==> flow/design.v (excerpt) <==
module top(input clk, por, reset, start_stop, mode, edit_shift, inc, output reg buzzer, output [0:6] seg,output [3:0] digit,output reg [4:0] mode_value);
reg [1:0] edit_place;
reg [5:0] seconds,minutes;
reg [4:0] hours;
reg [5:0] seconds_temp,minutes_temp;
reg [4:0] hours_temp;
reg [5:0] al_minutes;
reg [4:0] al_hours;
reg [4:0] day_temp;
reg [3:0] month_temp;
wire [3:0] ones,tens,hundreds,thousands;
parameter clock = 0;
parameter edit =1;
parameter timer =2; 
parameter stop_watch=3;
parameter alarm=4;
parameter tm_stop=0;
parameter tm_start=1;
parameter sw_stop=0;
parameter sw_start=1;
parameter alarm_off=0;
parameter alarm_on=1;
reg tm_state, tm_nstate;
reg sw_state, sw_nstate;
reg alarm_state, alarm_nstate;
reg [2:0] state, nstate;   
reg trigger;
reg sclk;
integer count;
reg[31:0] scount;
reg[31:0] a_count;
digits digits_1(clk,reset,state,seconds,minutes,hours,ones,tens,hundreds,thousands);
seven_seg seven_seg_1(clk,por,reset,state,start_stop,inc,tm_state,sw_state,alarm_state,scount,edit_place,ones,tens,hundreds,thousands,seg,digit);
 always @(posedge clk) begin
     if(por) begin
         count<=0;
         sclk<=0;
     end
     else if(count==49) begin 
         count<=0;
         sclk<=~sclk;
     end 
     else count<=count+1;
 end
 always @(posedge clk) begin
  if(por) begin
	seconds_temp<=0;
	minutes_temp<=0;
	hours_temp<=0;
	buzzer<=0;
	a_count<=0;
  end
  else begin
	if(state==edit) begin
		if(edit_place==0 || edit_place==1) begin
			if (reset==1 && scount==16) begin
				hours_temp<=hours;
				minutes_temp<=minutes;
				seconds_temp<=seconds;
			end
			else if (inc==1 && scount==16) begin
				hours_temp<=hours;
				minutes_temp<=minutes;
			end
		end
	end
	if(sclk==1'b1 && count==0) begin  
		seconds_temp<=seconds_temp + 1; 
		if(seconds_temp==59) begin 
			seconds_temp<=0;  
			minutes_temp<=minutes_temp + 1;
			if(minutes_temp==59) begin 
				minutes_temp<=0; 
				hours_temp<=hours_temp + 1; 
			   if(hours_temp==23) begin  
					hours_temp<=0; 
				end 
			end
		end     
	end
	if(hours_temp==al_hours && minutes_temp==al_minutes && alarm_state==alarm_on) begin
		if(seconds_temp==0)
			buzzer<=1;
		else if(start_stop && buzzer==1) begin
			if(a_count<15)
				a_count<=a_count + 1;
			else if(start_stop && a_count==15) begin
				buzzer<=0;
				a_count<=a_count + 1;
			end
			else
				a_count<=a_count + 1;		
		end
  ...
Size: about 3,000 cells after synthesis, roughly 240 flip-flops, ~24 I/O pins.
clock: 4.86 ns
lec_check: 0
abc_area: 1
cap_margin: 20
core_margin: 2
core_utilization: 72
cts_cluster_diameter: 29
place_density_lb_addon: 0.2
setup_slack_margin: 1.09
slew_margin: 20
run.sh (not shown) runs the stock make flow with config.mk's settings and CLKGATE_MAP_FILE=.
The first run passed the timing, design-rule and antenna checks.
Then changed:
Settings changed: CTS_CLUSTER_DIAMETER 29 to default, SETUP_SLACK_MARGIN 1.09 to default.
Clock period 4.86 ns to 6.66 ns, I/O delays scaled along.
=> Combinational power came out lower by a quarter to a third; global-route usage shrinks by 5.7 points; total power went down by well over a third; via count decreases by roughly a tenth; sequential power goes down by a quarter to a third; worst hold slack gets worse by 30 ps; flip-flop count stays the same.
Then changed:
Settings changed: ABC_AREA 1 to default, CORE_UTILIZATION 72 to 40, PLACE_DENSITY_LB_ADDON 0.2 to default, SETUP_SLACK_MARGIN from default to 1.57.
Clock period 6.66 ns to 7.58 ns, I/O delays scaled along.
Effect:
- The new run finished with timing, DRC and antenna clean
- sequential share of layout area rises by 1.1 points
- worst setup slack improved by 660 ps
- routed wire length went down by 8.7%
- flip-flop count does not change
- total power fell by 21%
- hold slack improves by 4.4 ps
- die area rises by 66%
- count of clock-buffer cells in the layout goes up by 6
- global-route usage is lower by 21 points
Then changed:
Settings changed: CORE_UTILIZATION 40 to 70, CTS_CLUSTER_DIAMETER from default to 27, CTS_CLUSTER_SIZE from default to 36, MAX_ROUTING_LAYER from default to met4, SETUP_SLACK_MARGIN 1.57 to 1.21.
Clock period 7.58 ns to 4.58 ns, I/O delays scaled along.
The changed run produced a clean layout.
Register-to-register slack gets worse by 2100 ps.
Total power rises by about 140%.
Synthesized area stays the same.
Core utilization went up by 42 points.
Wire length climbs by about 23%.
Die size is lower by 42%.
Then changed:
Settings changed: ABC_AREA from default to 1, CORE_UTILIZATION 70 to 72, CTS_CLUSTER_DIAMETER 27 to 259, CTS_CLUSTER_SIZE 36 to default, MAX_ROUTING_LAYER met4 to default, SETUP_SLACK_MARGIN 1.21 to default.
Clock period 4.58 ns to 6.66 ns, I/O delays scaled along.
Effect:
- The new run completed without violations
- final area shrinks by 5.3%
- global-route usage decreases by 8.0 points
- area after synthesis climbs by 7.1%
- setup slack improved by 470 ps
- total power drops by 46%
- sequential power came out lower by 28%
- hold slack is better by 12 ps
- core utilization fell by 7.6 points


Setup of run 1:
Starting RTL as in the previous note.
export LEC_CHECK = 0
export ABC_AREA = 1
export CAP_MARGIN = 10
export CORE_MARGIN = 2
export CORE_UTILIZATION = 72
export CTS_CLUSTER_DIAMETER = 259
export HOLD_SLACK_MARGIN = -0.09
export SETUP_SLACK_MARGIN = 0.53
export SLEW_MARGIN = 20
create_clock -name core_clock -period 4.21 [get_ports {clk}]
Modified inputs, run 2 compared to run 1
--- a/flow/config.mk
+++ b/flow/config.mk
@@ -12 +12 @@
-export CTS_CLUSTER_DIAMETER = 259
+export CTS_CLUSTER_DIAMETER = 27
@@ -14 +14,2 @@
-export SETUP_SLACK_MARGIN = 0.53
+export PLACE_DENSITY_LB_ADDON = 0.25
+export SETUP_SLACK_MARGIN = 1.23
==> comparison <==
Per the comparison of run 2 with run 1, complex-gate fraction of the synthesized area neither gained nor lost much, synthesized area neither gained nor lost much, die area neither gained nor lost much, placed wire-length estimate picked up an extra 320 um.
TritonCTS buffer count in run 2 vs run 1: up about 110%
Run 2 and run 1 ended up with nearly the same async set-reset flop share out of synthesis.
Compared with run 1, run 2 shows a higher number of gates resized after cts.
Status: cell count after placement parity (run 2, run 1)
Compared with run 1, in run 2 chip width about even, area figure in the yosys stat output about even, worst setup slack after placement fell 0.072 ns.
Run 1 completed every stage of the flow, and the final layout passed the timing, design-rule and antenna checks.
As the logs show, run 2 stopped at global routing (5_1_grt) after a tool error, so it never reached the end of the flow.
Relative to run 2, the following input files were edited for run 3:
--- a/flow/config.mk
+++ b/flow/config.mk
@@ -8,2 +8 @@
-export ABC_AREA = 1
-export CAP_MARGIN = 10
+export CAP_MARGIN = 20
@@ -11,5 +10 @@
-export CORE_UTILIZATION = 72
-export CTS_CLUSTER_DIAMETER = 27
-export HOLD_SLACK_MARGIN = -0.09
-export PLACE_DENSITY_LB_ADDON = 0.25
-export SETUP_SLACK_MARGIN = 1.23
+export CORE_UTILIZATION = 17
==> flow/constraint.sdc <==
create_clock -name core_clock -period 7.58 [get_ports {clk}]
set_input_delay 1.5160 -clock core_clock [delete_from_list [all_inputs] [get_ports {clk}]]
set_output_delay 1.5160 -clock core_clock [all_outputs]
set_load 0.01 [all_outputs]
==> results <==
Run 3: flow completed, timing, DRC and antenna clean
Synthesized area | run 3 below run 2
Run 2 -> run 3: row count increased by more than 100%
Going from run 2 to run 3, total core area went up by 300%; clock sink count stayed essentially flat; synthesized cell count decreased by about 22% relative to the old numbers; area fraction in xor and xnor cells increased by 2.7 points relative to the old numbers; floorplan-stage core utilization fell by 56 points.
Here is what was changed in the inputs of run 4 compared with run 3.
--- a/flow/config.mk
+++ b/flow/config.mk
@@ -10 +10,3 @@
-export CORE_UTILIZATION = 17
+export CORE_UTILIZATION = 70
+export CTS_CLUSTER_DIAMETER = 27
+export SETUP_SLACK_MARGIN = 1.36
==> flow/constraint.sdc <==
create_clock -name core_clock -period 4.58 [get_ports {clk}]
set_input_delay 0.9160 -clock core_clock [delete_from_list [all_inputs] [get_ports {clk}]]
set_output_delay 0.9160 -clock core_clock [all_outputs]
set_load 0.01 [all_outputs]
Going from run 3 to run 4, count of clock-buffer cells in the layout picked up an extra 100%, cell area picked up an extra about 6%.
Between run 4 and run 3, the tally of buffers added on design ports figures differ only marginally.
The cell with the largest stage delay on the worst path comes out a21oi_1 in one run and nor4_4 in the other, namely in run 3 and run 4 respectively.
On cell resize tally after clock tree synthesis, the lower figure sits with run 3, not run 4.
The top routing layer in use comes out met5 in one run and met4 in the other, namely in run 3 and run 4 respectively.
Diff run 3 -> run 4: area added between synthesis and finish moved up; worst supply voltage drop on vdd grew by 130%; hold slack increased 0.0086 ns; area enclosed by the die boundary decreased by about 75% relative to the old numbers.


== pepper ==
Starting RTL as in the previous note.
Design top, start of the top module:
module top(input clk, por, reset, start_stop, mode, edit_shift, inc, output reg buzzer, output [0:6] seg,output [3:0] digit,output reg [4:0] mode_value);
export LEC_CHECK = 0
export ABC_AREA = 1
export CAP_MARGIN = 20
export CELL_PAD_IN_SITES_DETAIL_PLACEMENT = 1
export CORE_MARGIN = 2
export CORE_UTILIZATION = 40
export CTS_CLUSTER_SIZE = 44
export GPL_TIMING_DRIVEN = 0
export MAX_ROUTING_LAYER = met4
export MIN_ROUTING_LAYER = met2
export SLEW_MARGIN = 35
export TNS_END_PERCENT = 40
create_clock -name core_clock -period 10.0 [get_ports {clk}]
pepper: flow completed, timing, DRC and antenna clean
Input changes introduced in violet (baseline for comparison: pepper):
- putting CORE_ASPECT_RATIO at 0.64 where nothing was set
- swapping 35 for 40 in SLEW_MARGIN
- clearing TNS_END_PERCENT, which used to be 40
- clearing CTS_CLUSTER_SIZE, which used to be 44
- swapping 2 for 6 in CORE_MARGIN
- clearing CELL_PAD_IN_SITES_DETAIL_PLACEMENT, which used to be 1
- putting CTS_CLUSTER_DIAMETER at 320 where nothing was set
- swapping 10.0 for 7.73 in the clock period (ns, I/O delays scaled along)
Findings:
- violet terminated abnormally: global routing (5_1_grt) reported GRT-0116.
- Comparing pepper against violet, there is no change at all in deepest clock path buffer count.
- violet vs. pepper: mean area per synthesized cell held steady, cell area reported after detailed placement level.
- Initial core utilization: violet > pepper
- Area after synthesis came out exactly the same in pepper and violet.
- Taking pepper as the reference point, the chip width of violet rises by 62 µm.
- Placer congestion estimate: violet higher than pepper
- Number of instances in the placed design across pepper and violet: no real change.
- Total half-perimeter wirelength after legalization and detailed placement (violet / pepper): 1.05
> inputs changed (violet -> quartz)
- a change of CORE_UTILIZATION from 40 to 22
- a change of SLEW_MARGIN from 40 to 20
- a deleted CTS_CLUSTER_DIAMETER that had been 320
- a deleted CORE_ASPECT_RATIO that had been 0.64
- a change of CORE_MARGIN from 6 to 9
- a change of CAP_MARGIN from 20 to 25
- a change of MIN_ROUTING_LAYER from met2 to met1
- an added CTS_CLUSTER_SIZE of 49
- a change of the clock period (ns, I/O delays scaled along) from 7.73 to 4.42
==> results <==
On quartz: number of cells in the design after placement is 14% higher than what violet gave. quartz against violet: area of the synthesized netlist per yosys stat ~0 delta, height of the die has increased, number of placement rows now sits higher, half-perimeter wire length after detailed placement down 19%, count of input and output buffers held. quartz completed end to end with timing, DRC and antenna clean.
Changes in raven relative to quartz:
- ABC_AREA no longer set, was 1
- GPL_TIMING_DRIVEN no longer set, was 0
- MIN_ROUTING_LAYER no longer set, was met1
- CORE_UTILIZATION now 70, was 22
- CTS_CLUSTER_DIAMETER now 27, previously not set
- CTS_CLUSTER_SIZE now 36, was 49
- CAP_MARGIN now 15, was 25
- CORE_MARGIN now 2, was 9
- SETUP_SLACK_MARGIN now 0.87, previously not set
- the clock period (ns, I/O delays scaled along) now 4.33, was 4.42
Findings:
Delta (raven minus quartz): tally of unique sky130hd cells used after synthesis has increased; total sequential power has remained practically unchanged.
raven | stages: all done | timing, DRC, antenna: all pass
Run comparison: raven master of the slowest instance on the critical path sky130_fd_sc_hd__or3_4; quartz master of the slowest instance on the critical path sky130_fd_sc_hd__clkdlybuf4s50_1
raven has total wirelength of the detailed-routed design below what quartz had.
Fraction of standard cell area that is sequential was lower in quartz than in raven.
Multiplexer share of the synthesized area: higher on raven
raven vs quartz: HPWL reported at the end of detailed placement down by more than a quarter
Going from quartz to raven, setup slack climbed 0.46 ns; cell count after placement dropped 1548; area of the chip dropped 69000 µm².
Setup changes, raven to willow
- a deleted MAX_ROUTING_LAYER that had been met4
- a deleted CTS_CLUSTER_SIZE that had been 36
- a change of CAP_MARGIN from 15 to 20
- a change of SETUP_SLACK_MARGIN from 0.87 to -0.42
- a change of CORE_UTILIZATION from 70 to 58
- a deleted CTS_CLUSTER_DIAMETER that had been 27
- a change of the clock period (ns, I/O delays scaled along) from 4.33 to 7.0
Notes after the runs:
- willow vs raven on clock-cell share of area: willow is the lower one.
- Having completed the whole flow, willow delivered a layout that passed the timing, design-rule and antenna checks.
- Summary of the comparison: critical path data required time is higher in willow, relative to raven.
- Wire length reported by the detailed router in willow is about 20% lower than in raven
- raven → willow: met1 demand-to-capacity share in global routing fell 13 points, non-clock buffer instance count of the final layout lower.
--- input diff willow..juniper ---
- CORE_UTILIZATION now 63, was 58
- CTS_CLUSTER_SIZE now 77, previously not set
- HOLD_SLACK_MARGIN now 0.3, previously not set
juniper completed end to end with timing, DRC and antenna clean.
The clock skew was comparable across juniper and willow.
The worst reg2reg path depth of juniper exceeds that of willow by 1.
In terms of area of the multi-input gates, willow and juniper differ only marginally.
juniper has global-route usage above what willow had.
juniper against willow: final instance area now smaller, fraction of standard cell area that is sequential now larger, layout-stage area growth over the synthesis result now smaller.


== zinc ==
Starting RTL as in the previous note.
Settings: LEC_CHECK=0, CAP_MARGIN=15, CORE_MARGIN=2, CORE_UTILIZATION=22, CTS_CLUSTER_SIZE=81, GPL_ROUTABILITY_DRIVEN=1, GPL_TIMING_DRIVEN=0, PLACE_DENSITY_LB_ADDON=0.05, SETUP_SLACK_MARGIN=1.53, SLEW_MARGIN=20, TNS_END_PERCENT=100; clock period 5.82 ns.
zinc: done, clean on timing, DRC and antenna
### zinc -> harbor
- CORE_UTILIZATION: 22 -> 40
- GPL_TIMING_DRIVEN: 0 -> unset
- CAP_MARGIN: 15 -> 20
- TNS_END_PERCENT: 100 -> unset
- PLACE_DENSITY_LB_ADDON: 0.05 -> unset
- SLEW_MARGIN: 20 -> 35
- GPL_ROUTABILITY_DRIVEN: 1 -> unset
- CTS_CLUSTER_SIZE: 81 -> 44
- SETUP_SLACK_MARGIN: 1.53 -> unset
- the clock period (ns, I/O delays scaled along): 5.82 -> 10.0
## What came out
- zinc → harbor: post-synthesis chip area from yosys roughly the same, sequential share of layout area now larger.
- harbor: PASS, flow complete, no timing, DRC or antenna violations
- harbor — initial antenna violation count 4 lower, zinc as reference
- The die height of harbor falls short of that of zinc by about 25%.
- Weighted congestion at the end of routability-driven global placement of harbor exceeds that of zinc by a few percent.
- From zinc to harbor the numbers moved as follows: half-perimeter wire length after detailed placement went down about 33%; synthesized cell count closely matched the old numbers; cell count along the critical path increased by 1 relative to the old numbers; combinational share of power lower; total die size went down.
- [harbor vs zinc] cell area after layout: lower in harbor
--- input diff harbor..amber ---
- putting ABC_AREA at 0 where nothing was set
- putting TNS_END_PERCENT at 40 where nothing was set
- swapping 40 for 70 in CORE_UTILIZATION
- putting GPL_TIMING_DRIVEN at 0 where nothing was set
- putting CELL_PAD_IN_SITES_DETAIL_PLACEMENT at 1 where nothing was set
- putting PLACE_DENSITY at 0.89 where nothing was set
- putting MIN_ROUTING_LAYER at met2 where nothing was set
- putting CTS_CLUSTER_DIAMETER at 182 where nothing was set
- swapping 2 for 6 in CORE_MARGIN
- putting MAX_ROUTING_LAYER at met5 where nothing was set
[summary]
In the summary table, amber is marked failed, with error DPL-0033 raised in detailed placement (3_5_place_dp). Comparing amber against harbor, there is no change at all in sequential element share of the synthesized area. harbor -> amber: netlist area before placement delta 0, exact match. Height of the die | amber below harbor.
For sierra, these inputs were changed with respect to amber:
- PLACE_DENSITY removed (was 0.89)
- SLEW_MARGIN changed from 35 to 20
- CTS_CLUSTER_SIZE removed (was 44)
- CORE_UTILIZATION changed from 70 to 65
- CORE_MARGIN changed from 6 to 2
- MAX_ROUTING_LAYER removed (was met5)
- TNS_END_PERCENT removed (was 40)
- GPL_TIMING_DRIVEN removed (was 0)
- CTS_CLUSTER_DIAMETER removed (was 182)
- MIN_ROUTING_LAYER removed (was met2)
- CELL_PAD_IN_SITES_DETAIL_PLACEMENT removed (was 1)
- ABC_AREA removed (was 0)
- the clock period (ns, I/O delays scaled along) changed from 10.0 to 4.25
Findings:
sierra ended with every stage complete and zero timing, DRC or antenna violations. Cmp sierra and amber / routability congestion estimate / higher: amber. amber fits on a die that is larger than the die of sierra. Placeable core region grows by a little under 10% when moving from amber to sierra. From sierra to amber, summed standard-cell area reported by yosys did not move at all. The adder-cell area share of the yosys netlist on sierra is in line with that on amber.
For indigo, these inputs were changed with respect to sierra:
- setting HOLD_SLACK_MARGIN to 0.3 for the first time
- setting CTS_CLUSTER_SIZE to 76 for the first time
- setting SETUP_SLACK_MARGIN to -0.42 for the first time
- changing CORE_UTILIZATION from 65 to 63
- changing the clock period (ns, I/O delays scaled along) from 4.25 to 7.0
Results
No run among sierra and indigo stopped early or left any final violation; all are clean. Diff sierra -> indigo | number of clock buffers in the layout | up by a little under 10%. Compared with sierra, indigo has extra setup slack. Compared with sierra, first-pass GRT wire length in indigo decreased slightly. Between indigo and sierra, it is indigo whose fraction of area in clock buffers and inverters is lower, by 0.30 points. Pre-CTS setup slack in indigo vs sierra: up 950 ps.
diff inputs: indigo => lagoon
- removing HOLD_SLACK_MARGIN (formerly 0.3)
- changing CORE_UTILIZATION from 63 to 40
- removing SETUP_SLACK_MARGIN (formerly -0.42)
- removing CTS_CLUSTER_SIZE (formerly 76)
- changing the clock period (ns, I/O delays scaled along) from 7.0 to 5.06
--- outcome ---
lagoon has completed all stages; timing, DRC and antenna checks passed.
Of lagoon and indigo, the run reporting the higher clock buffer count from CTS was lagoon.
Est. power | lagoon vs indigo | lagoon higher
Diff lagoon..indigo | instance tally after logic synthesis | negligible
indigo ended up with met5 as its uppermost layer routed; lagoon ended up with met4.
Of lagoon and indigo, the higher signal arrival time at the worst endpoint belongs to indigo.
Placer congestion estimate for lagoon is lower than for indigo.
Power figures rest on the tool's default switching activity, not on a simulated workload.
